## arm_core
module arm_core (
    input         clk,
    input         rst,
    output [7:0]  imem_addr,
    input  [31:0] imem_data,
    output [5:0]  dmem_addr,
    output [31:0] dmem_wdata,
    output        dmem_we,
    input  [31:0] dmem_rdata,
    output        wb_en,
    output [3:0]  wb_dest,
    output [31:0] wb_value
);
  wire [31:0] IF_stage_pc_out;
  wire [31:0] IF_stage_instruction_out;
  wire [31:0] branch_address;
  wire EXE_stage_B_out;
  wire hazard_detected;
  IF_Stage IF_Stage_Inst (
    .clk(clk),
    .rst(rst),
    .freeze(hazard_detected),
    .Branch_taken(EXE_stage_B_out),
    .BranchAddr(branch_address),
    .imem_data(imem_data),
    .PC(IF_stage_pc_out),
    .Instruction(IF_stage_instruction_out)
  );
  assign imem_addr = IF_stage_pc_out[7:0];
  wire [31:0] IF_reg_pc_out;
  wire [31:0] IF_reg_instruction_out;
  IF_Stage_Reg IF_Reg_Inst (
    .clk(clk),
    .rst(rst),
    .freeze(hazard_detected),
    .flush(EXE_stage_B_out),
    .PC_in(IF_stage_pc_out),
    .Instruction_in(IF_stage_instruction_out),
    .PC(IF_reg_pc_out),
    .Instruction(IF_reg_instruction_out)
  );
  wire [3:0]  ID_stage_reg_file_dst;
  wire [3:0]  ID_stage_reg_file_src1, ID_stage_reg_file_src2;
  wire [31:0] ID_stage_val_Rn, ID_stage_val_Rm;
  wire [23:0] ID_stage_signed_immediate;
  wire [11:0] ID_stage_shifter_operand;
  wire [3:0]  ID_stage_EX_command_out;
  wire [3:0]  status;
  wire ID_stage_mem_read_out, ID_stage_mem_write_out, ID_stage_WB_en_out,
  ...
Size in the first run: roughly 5200 cells after synthesis, roughly 800 flip-flops, about 0.051 mm2 of cells after synthesis.
clock: 11.7 ns
lec_check: 0
abc_area: 0
cap_margin: 20
cell_pad_in_sites_detail_placement: 1
cell_pad_in_sites_global_placement: 0
core_margin: 5
core_utilization: 40
cts_cluster_size: 60
max_routing_layer: met5
min_routing_layer: met2
place_density_lb_addon: 0.28
setup_slack_margin: 1.73
slew_margin: 0
tns_end_percent: 30
run.sh (not shown) runs the stock make flow with config.mk's settings and CLKGATE_MAP_FILE=.
The starting point never finished: it broke off in global routing (5_1_grt).
Change:
==> flow/config.mk (replaced) <==
export PLATFORM = sky130hd
export DESIGN_NAME = arm_core
export DESIGN_NICKNAME = arm_core
export VERILOG_FILES = /design/flow/design.v
export SDC_FILE = /design/flow/constraint.sdc
export NUM_CORES = 4
export LEC_CHECK = 0
export CAP_MARGIN = 20
export CORE_MARGIN = 2
export CORE_UTILIZATION = 72
export PLACE_DENSITY_LB_ADDON = 0.24
export SLEW_MARGIN = 20
==> flow/constraint.sdc (replaced) <==
create_clock -name core_clock -period 8.29 [get_ports {clk}]
set_input_delay 1.6580 -clock core_clock [delete_from_list [all_inputs] [get_ports {clk}]]
set_output_delay 1.6580 -clock core_clock [all_outputs]
set_load 0.01 [all_outputs]
Outcome:
- The new run never finished: it broke off in global routing (5_1_grt) on GRT-0116
- synthesized cell count does not change
- die size goes down by 46%
- synthesized area is unchanged
Change:
--- a/flow/config.mk
+++ b/flow/config.mk
@@ -7,0 +8 @@
+export ABC_AREA = 1
@@ -11 +12,2 @@
-export PLACE_DENSITY_LB_ADDON = 0.24
+export CTS_CLUSTER_SIZE = 95
+export PLACE_DENSITY = 0.4
@@ -12,0 +15 @@
+export TNS_END_PERCENT = 10
==> flow/constraint.sdc (replaced) <==
create_clock -name core_clock -period 6.58 [get_ports {clk}]
set_input_delay 1.3160 -clock core_clock [delete_from_list [all_inputs] [get_ports {clk}]]
set_output_delay 1.3160 -clock core_clock [all_outputs]
set_load 0.01 [all_outputs]
=> The changed run aborted during global routing (5_1_grt); area after synthesis grows by 2.5%; synthesized cell count grows by 38%; die area grows by 2.5%.
Change:
--- a/flow/config.mk
+++ b/flow/config.mk
@@ -8 +7,0 @@
-export ABC_AREA = 1
@@ -11,3 +10,3 @@
-export CORE_UTILIZATION = 72
-export CTS_CLUSTER_SIZE = 95
-export PLACE_DENSITY = 0.4
+export CORE_UTILIZATION = 57
+export PLACE_DENSITY = 0.6
+export SETUP_SLACK_MARGIN = -1.06
@@ -15 +13,0 @@
-export TNS_END_PERCENT = 10
==> flow/constraint.sdc (replaced) <==
create_clock -name core_clock -period 10.6 [get_ports {clk}]
set_input_delay 2.1200 -clock core_clock [delete_from_list [all_inputs] [get_ports {clk}]]
set_output_delay 2.1200 -clock core_clock [all_outputs]
set_load 0.01 [all_outputs]
=> This time the run finished with negative setup slack left; synthesized cell count shrinks by 27%; die size grows by 23%; area after synthesis shrinks by 2.5%.
